## compff8
module compff8(ce,clk,xg1,imgg1,xg2,imgg2,xg3,imgg3,xg4,imgg4,xg5,imgg5,xg6,imgg6,xg7,imgg7,xg8,imgg8,yh1,imgh1,yh2,imgh2,yh3,imgh3,yh4,imgh4,yh5,imgh5,yh6,imgh6,yh7,imgh7,yh8,imgh8);
input ce,clk;
input signed[15:0] xg1,imgg1,xg2,imgg2,xg3,imgg3,xg4,imgg4,xg5,imgg5,xg6,imgg6,xg7,imgg7,xg8,imgg8;
output reg signed[15:0] yh1,imgh1,yh2,imgh2,yh3,imgh3,yh4,imgh4,yh5,imgh5,yh6,imgh6,yh7,imgh7,yh8,imgh8;
wire signed [15:0] ya[7:0],imga[7:0];
compff4 b1(ce,clk,xg1,imgg1,xg3,imgg3,xg5,imgg5,xg7,imgg7,ya[0],imga[0],ya[1],imga[1],ya[2],imga[2],ya[3],imga[3]);
compff4 b2(ce,clk,xg2,imgg2,xg4,imgg4,xg6,imgg6,xg8,imgg8,ya[4],imga[4],ya[5],imga[5],ya[6],imga[6],ya[7],imga[7]);
function signed [15:0] m707;
input signed [15:0] s;
reg signed [31:0] p;
begin
p = s * 32'sd23167 + 32'sd16384;
m707 = p[30:15];
end
endfunction
always @(posedge clk)                
begin
yh1 <= ya[0] + ya[4]  ;
imgh1 <= imga[0] + imga[4] ;
yh2 <= ya[1]+ m707(ya[5] + imga[5]) ;
imgh2 <= imga[1]+ m707(imga[5] - ya[5]) ;
yh3 <= ya[2] + imga[6];
imgh3 <= imga[2] - ya[6];
yh4 <= ya[3] + m707(imga[7] - ya[7]);
imgh4 <= imga[3] - m707(ya[7] + imga[7]);
yh5 <= ya[0] - ya[4];
imgh5 <= imga[0] - imga[4];
yh6 <= ya[1] - m707(ya[5] + imga[5]);
imgh6 <= imga[1] + m707( ya[5] - imga[5]);
yh7 <= ya[2] - imga[6];
imgh7 <= imga[2] + ya[6];
yh8 <= ya[3] + m707(ya[7] - imga[7]);
imgh8 <= imga[3] + m707(ya[7] + imga[7]);
end
endmodule
Settings: LEC_CHECK=0, CAP_MARGIN=35, CELL_PAD_IN_SITES_DETAIL_PLACEMENT=2, CELL_PAD_IN_SITES_GLOBAL_PLACEMENT=1, CORE_ASPECT_RATIO=0.84, CORE_MARGIN=2, CORE_UTILIZATION=40, GPL_TIMING_DRIVEN=0, SLEW_MARGIN=20; clock period 12.0 ns.
run.sh (not shown) runs the stock make flow with config.mk's settings and CLKGATE_MAP_FILE=.
The starting point ran to the end with no violations.
Next try:
- ABC_AREA: unset -> 1
- CAP_MARGIN: 35 -> 20
- CELL_PAD_IN_SITES_DETAIL_PLACEMENT: 2 -> unset
- CELL_PAD_IN_SITES_GLOBAL_PLACEMENT: 1 -> unset
- CORE_ASPECT_RATIO: 0.84 -> unset
- CORE_UTILIZATION: 40 -> 72
- CTS_CLUSTER_DIAMETER: unset -> 98
- GPL_TIMING_DRIVEN: 0 -> unset
- clock period: 12.0 -> 8.24 ns (I/O delays scaled with it)
This time the run completed, yet does not pass: setup timing.
Area after synthesis goes up by 11%.
Worst setup slack loses 0.91 ns.
Via count goes up by 35%.
Utilization goes up by 39 points.
Fmax goes up by 34%.
Die area goes down by 38%.
Wire length goes up by 9.3%.
Sequential cell count is unchanged.
Next try:
- ABC_AREA: 1 -> unset
- CORE_UTILIZATION: 72 -> 40
- CTS_CLUSTER_DIAMETER: 98 -> unset
- clock period: 8.24 -> 11.2 ns (I/O delays scaled with it)
=> With this change the flow produced a clean layout. Utilization shrinks by 39 points. Count of clock-buffer cells in the layout is higher by 7. Critical path depth went up by 5. Setup slack is better by 0.79 ns. Final cell count fell by roughly a tenth.
Next try:
- CORE_UTILIZATION: 40 -> 65
- clock period: 11.2 -> 9.0 ns (I/O delays scaled with it)
Result: The new run finished but fails on setup timing; via count is higher by 12%; synthesized area is unchanged; setup slack got worse by 1.4 ns; sequential cell count does not change; sequential share of layout area came out lower by 1.3 points; hold slack got worse by 0.0083 ns; design area goes up by 8.7%; wire length is higher by 7.4%; maximum frequency rose by 8.5%; die area fell by 38%; clock skew went up by 0.016 ns.


== run A ==
Starting RTL as in the previous note.
export LEC_CHECK = 0
export CAP_MARGIN = 30
export CELL_PAD_IN_SITES_DETAIL_PLACEMENT = 1
export CELL_PAD_IN_SITES_GLOBAL_PLACEMENT = 1
export CORE_ASPECT_RATIO = 0.84
export CORE_MARGIN = 7
export CORE_UTILIZATION = 40
export GPL_TIMING_DRIVEN = 0
export SLEW_MARGIN = 20
create_clock -name core_clock -period 12.0 [get_ports {clk}]
Run A | status: complete | timing, DRC, antenna: pass
Setup changes, run A to run B
==> flow/config.mk <==
export PLATFORM = sky130hd
export DESIGN_NAME = compff8
export DESIGN_NICKNAME = compff8
export VERILOG_FILES = /design/flow/design.v
export SDC_FILE = /design/flow/constraint.sdc
export NUM_CORES = 4
export LEC_CHECK = 0
export ABC_AREA = 1
export CAP_MARGIN = 30
export CELL_PAD_IN_SITES_DETAIL_PLACEMENT = 1
export CELL_PAD_IN_SITES_GLOBAL_PLACEMENT = 1
export CORE_ASPECT_RATIO = 0.6
export CORE_MARGIN = 7
export CORE_UTILIZATION = 40
export GPL_ROUTABILITY_DRIVEN = 0
export GPL_TIMING_DRIVEN = 0
export HOLD_SLACK_MARGIN = -0.06
export MAX_ROUTING_LAYER = met4
export PLACE_DENSITY = 0.65
export SLEW_MARGIN = 20
==> results <==
Run B has completed all stages; timing, DRC and antenna checks passed. Per the comparison of run B with run A, XOR/XNOR share of the synthesized area moved down; worst setup margin moved up; global-route usage over all layers moved up. Most heavily used metal layer in global routing: met2 -> run A, met1 -> run B. Final area: lower on run A. Against run A, run B comes in 0.24 ns lower on highest cell delay on the worst timing path.
Input-level comparison between run C and run B:
==> flow/config.mk <==
export PLATFORM = sky130hd
export DESIGN_NAME = compff8
export DESIGN_NICKNAME = compff8
export VERILOG_FILES = /design/flow/design.v
export SDC_FILE = /design/flow/constraint.sdc
export NUM_CORES = 4
export LEC_CHECK = 0
export CAP_MARGIN = 20
export CORE_MARGIN = 2
export CORE_UTILIZATION = 40
export HOLD_SLACK_MARGIN = -0.01
export PLACE_DENSITY = 0.82
export SLEW_MARGIN = 20
Findings:
Row total number of multi-input combinational cells: run C lower / run B higher
Relative to run B, proportion of synthesized chip area in sequential cells increased by 1.7 points in run C.
From run B to run C the numbers moved as follows: max-capacitance violation count has remained practically unchanged; die outline area has decreased; slack of the critical path has decreased.
Input changes introduced in run D (baseline for comparison: run C):
-- flow/config.mk --
<<< run C, line 10
export CORE_UTILIZATION = 40
export HOLD_SLACK_MARGIN = -0.01
export PLACE_DENSITY = 0.82
export SLEW_MARGIN = 20
>>> run D, line 10
export CORE_UTILIZATION = 40
export SLEW_MARGIN = 20
Notes after the runs:
- Run D: shortest period the worst path allows lower than run C
- Area growth from synthesis to layout | run D below run C
- Cmp run D vs run C: non-clock buffer count in the final layout lower in run D
- Area: run D vs run C -> run D smaller
Input-level comparison between run E and run D:
-- flow/config.mk --
<<< run D, line 9
export CORE_MARGIN = 2
export CORE_UTILIZATION = 40
export SLEW_MARGIN = 20
>>> run E, line 9
export CORE_MARGIN = 2
export CORE_UTILIZATION = 62
export SLEW_MARGIN = 20
==> flow/constraint.sdc <==
create_clock -name core_clock -period 11.2 [get_ports {clk}]
set_input_delay 2.2400 -clock core_clock [delete_from_list [all_inputs] [get_ports {clk}]]
set_output_delay 2.2400 -clock core_clock [all_outputs]
set_load 0.01 [all_outputs]
--- outcome ---
- The flow did not stop early for run E: all stages ran, and the layout cleared the timing, design-rule and antenna checks.
- Compare run E and run D | floorplan-stage core utilization lower: run D
- Tightest hold margin (higher): run D
- On critical path depth, the lower figure sits with run D, not run E.
- Sort run E and run D by number of clock-tree buffers in the layout desc -> top: run E
- Final cell utilization of the core is lower on run D
- Comparing run E and run D, the higher proportion of cell area occupied by registers is on run E.
- Run E against run D: count of buffers not belonging to the clock network in the layout climbed about 2.7%, remaining max-slew budget at the tightest pin dropped 1.4 points.
